## run 1
==> flow/design.v (excerpt) <==
module cache (
    input   logic           i_hclk,
    input   logic           i_hnreset,
    input   logic           i_hsel_m,
    input   logic   [31:0]  i_haddr_m,
    input   logic           i_hwrite_m,
    input   logic   [ 2:0]  i_hsize_m,
    input   logic   [ 2:0]  i_hburst_m,
    input   logic   [ 3:0]  i_hprot_m,
    input   logic   [ 1:0]  i_htrans_m,
    input   logic           i_hmastlock_m,
    input   logic           i_hready_m,
    input   logic   [31:0]  i_hwdata_m,
    output  logic           o_hready_m,
    output  logic           o_hresp_m,
    output  logic   [31:0]  o_hrdata_m,
    input   logic           i_nbypass,
    input   logic   [31:0]  i_climit,
    input   logic           i_d_cache_en,
    output  logic           o_hsel_sl,
    output  logic           o_hready_i_sl,
    output  logic   [31:0]  o_haddr_sl,
    output  logic           o_hwrite_sl,
    output  logic   [2:0]   o_hsize_sl,
    output  logic   [1:0]   o_htrans_sl,
    output  logic   [31:0]  o_hwdata_sl,
    input   logic   [31:0]  i_hrdata_sl,
    input   logic           i_hready_o_sl,
    input   logic           i_hresp_sl,
    output  logic           o_mem_en,
    output  logic           o_mem_we,
    output  logic   [7:0]   o_mem_addr,
    output  logic   [31:0]  o_mem_wdata,
    input   logic   [31:0]  i_mem_rdata
    );
    logic           miss_cache;
    logic           calc_sync_rst;
    logic           calc_en;
  ...
make LEC_CHECK=0 ABC_AREA=1 CAP_MARGIN=20 CORE_ASPECT_RATIO=0.5 CORE_MARGIN=2 CORE_UTILIZATION=61 CTS_CLUSTER_DIAMETER=357 CTS_CLUSTER_SIZE=100 HOLD_SLACK_MARGIN=0.29 PLACE_DENSITY=0.42 SETUP_SLACK_MARGIN=0.7 SLEW_MARGIN=20 finish   # period 5.48 ns
run.sh (not shown) runs the stock make flow with config.mk's settings and CLKGATE_MAP_FILE=.
Run 1 is listed as incomplete: the tool reported an error in global routing and the run ended there.
## Diff of input files: run 2 against run 1
==> flow/config.mk <==
export PLATFORM = sky130hd
export DESIGN_NAME = cache
export DESIGN_NICKNAME = cache
export VERILOG_FILES = /design/flow/design.v
export SDC_FILE = /design/flow/constraint.sdc
export NUM_CORES = 4
export LEC_CHECK = 0
export CAP_MARGIN = 20
export CORE_MARGIN = 2
export CORE_UTILIZATION = 58
export PLACE_DENSITY = 0.8
export SLEW_MARGIN = 20
export TNS_END_PERCENT = 5
==> flow/constraint.sdc <==
create_clock -name core_clock -period 6.59 [get_ports {i_hclk}]
set_input_delay 1.3180 -clock core_clock [delete_from_list [all_inputs] [get_ports {i_hclk}]]
set_output_delay 1.3180 -clock core_clock [all_outputs]
set_load 0.01 [all_outputs]
Results
Cmp run 2 and run 1 / synthesized area / lower: run 1
As for a clean layout from run 2 and run 1, there is none.
For run 1, the flow was terminated by a tool error in global routing and produced no final design.
Delta (run 2 minus run 1): post-synthesis share of cell area spent on and-or and or-and gates increased 10 points, synthesized cell count decreased 15%.
Run 2 ended up with a higher area of the chip than run 1 did.
Input-level comparison between run 3 and run 2:
diff --git a/flow/config.mk b/flow/config.mk
--- a/flow/config.mk
+++ b/flow/config.mk
@@ -10,4 +10,4 @@
 export CORE_UTILIZATION = 58
-export PLACE_DENSITY = 0.8
+export PLACE_DENSITY = 0.6
+export SETUP_SLACK_MARGIN = 1.79
 export SLEW_MARGIN = 20
-export TNS_END_PERCENT = 5
==> flow/constraint.sdc <==
create_clock -name core_clock -period 6.58 [get_ports {i_hclk}]
set_input_delay 1.3160 -clock core_clock [delete_from_list [all_inputs] [get_ports {i_hclk}]]
set_output_delay 1.3160 -clock core_clock [all_outputs]
set_load 0.01 [all_outputs]
## What came out
- Of run 2 and run 3, not a single run came through the flow clean.
- Compared with run 2, run 3 is the more power-hungry design.
- Going from run 2 to run 3, relative contribution of the clock network to total power shrinks by 0.5 points.
- For hold slack, run 2 and run 3 come out practically identical.
- Wire length of the first global-routing pass deteriorates in run 3 relative to run 2.
- As far as placeable core region goes, run 2 and run 3 are indistinguishable; the numbers are identical.
- In the flow results for run 2 and run 3, the final net count is larger on run 3.
- Compared to run 2, run 3 has critical path depth 1 higher.
- Reported for run 2 and run 3, die extent in y turned out identical to the last digit.
- Diff run 2 -> run 3: post-route clock period utilization shows a reduction of 5.7 points; routed wire length shows an increase of 17000 um; detailed-router iteration count before antenna repair shows an increase of 11.

========
cache again, from the RTL that the note above started with.
## cache
module cache (
    input   logic           i_hclk,
    input   logic           i_hnreset,
    input   logic           i_hsel_m,
    input   logic   [31:0]  i_haddr_m,
    input   logic           i_hwrite_m,
    input   logic   [ 2:0]  i_hsize_m,
    input   logic   [ 2:0]  i_hburst_m,
    input   logic   [ 3:0]  i_hprot_m,
    input   logic   [ 1:0]  i_htrans_m,
    input   logic           i_hmastlock_m,
    input   logic           i_hready_m,
    input   logic   [31:0]  i_hwdata_m,
    output  logic           o_hready_m,
    output  logic           o_hresp_m,
    output  logic   [31:0]  o_hrdata_m,
    input   logic           i_nbypass,
    input   logic   [31:0]  i_climit,
    input   logic           i_d_cache_en,
    output  logic           o_hsel_sl,
    output  logic           o_hready_i_sl,
    output  logic   [31:0]  o_haddr_sl,
    output  logic           o_hwrite_sl,
    output  logic   [2:0]   o_hsize_sl,
    output  logic   [1:0]   o_htrans_sl,
    output  logic   [31:0]  o_hwdata_sl,
    input   logic   [31:0]  i_hrdata_sl,
    input   logic           i_hready_o_sl,
    input   logic           i_hresp_sl,
    output  logic           o_mem_en,
    output  logic           o_mem_we,
    output  logic   [7:0]   o_mem_addr,
    output  logic   [31:0]  o_mem_wdata,
    input   logic   [31:0]  i_mem_rdata
    );
clock: 8.56 ns
lec_check: 0
cap_margin: 40
core_margin: 2
core_utilization: 72
cts_cluster_size: 46
place_density_lb_addon: 0.11
setup_slack_margin: -0.67
slew_margin: 20
The first run failed in clock tree synthesis with DPL-0033.
==> next run, changes <==
--- a/flow/config.mk
+++ b/flow/config.mk
@@ -8 +8 @@
-export CAP_MARGIN = 40
+export CAP_MARGIN = 20
@@ -10,4 +10,2 @@
-export CORE_UTILIZATION = 72
-export CTS_CLUSTER_SIZE = 46
-export PLACE_DENSITY_LB_ADDON = 0.11
-export SETUP_SLACK_MARGIN = -0.67
+export CORE_UTILIZATION = 40
+export PLACE_DENSITY = 0.6
==> flow/constraint.sdc (replaced) <==
create_clock -name core_clock -period 12.0 [get_ports {i_hclk}]
set_input_delay 2.4000 -clock core_clock [delete_from_list [all_inputs] [get_ports {i_hclk}]]
set_output_delay 2.4000 -clock core_clock [all_outputs]
set_load 0.01 [all_outputs]
Outcome: This time the run went through all stages and came out clean. Synthesized cell count stays the same. Die area went up by 78%. Synthesized area stays the same.
==> next run, changes <==
--- a/flow/config.mk
+++ b/flow/config.mk
@@ -10,2 +10,2 @@
-export CORE_UTILIZATION = 40
-export PLACE_DENSITY = 0.6
+export CORE_UTILIZATION = 66
+export GPL_ROUTABILITY_DRIVEN = 1
==> flow/constraint.sdc (replaced) <==
create_clock -name core_clock -period 8.58 [get_ports {i_hclk}]
set_input_delay 1.7160 -clock core_clock [delete_from_list [all_inputs] [get_ports {i_hclk}]]
set_output_delay 1.7160 -clock core_clock [all_outputs]
set_load 0.01 [all_outputs]
Result: Now the flow did not get past global routing, error GRT-0116; die area falls by 39%; synthesized area is unchanged; synthesized cell count stays the same.
==> next run, changes <==
--- a/flow/config.mk
+++ b/flow/config.mk
@@ -10,2 +10,3 @@
-export CORE_UTILIZATION = 66
-export GPL_ROUTABILITY_DRIVEN = 1
+export CORE_UTILIZATION = 57
+export CTS_CLUSTER_DIAMETER = 28
+export SETUP_SLACK_MARGIN = 1.77
==> flow/constraint.sdc (replaced) <==
create_clock -name core_clock -period 6.81 [get_ports {i_hclk}]
set_input_delay 1.3620 -clock core_clock [delete_from_list [all_inputs] [get_ports {i_hclk}]]
set_output_delay 1.3620 -clock core_clock [all_outputs]
set_load 0.01 [all_outputs]
- The new run stopped in global routing
- area after synthesis stays the same
- die size rises by 15%
- synthesized cell count does not change
==> next run, changes <==
--- a/flow/config.mk
+++ b/flow/config.mk
@@ -10,3 +10,2 @@
-export CORE_UTILIZATION = 57
-export CTS_CLUSTER_DIAMETER = 28
-export SETUP_SLACK_MARGIN = 1.77
+export CORE_UTILIZATION = 40
+export PLACE_DENSITY = 0.6
==> flow/constraint.sdc (replaced) <==
create_clock -name core_clock -period 11.9 [get_ports {i_hclk}]
set_input_delay 2.3800 -clock core_clock [delete_from_list [all_inputs] [get_ports {i_hclk}]]
set_output_delay 2.3800 -clock core_clock [all_outputs]
set_load 0.01 [all_outputs]
After rerunning:
- With this change the flow finished with timing, DRC and antenna clean
- die size went up by about 40%
- area after synthesis is unchanged
- synthesized cell count stays the same
Power figures rest on the tool's default switching activity, not on a simulated workload.
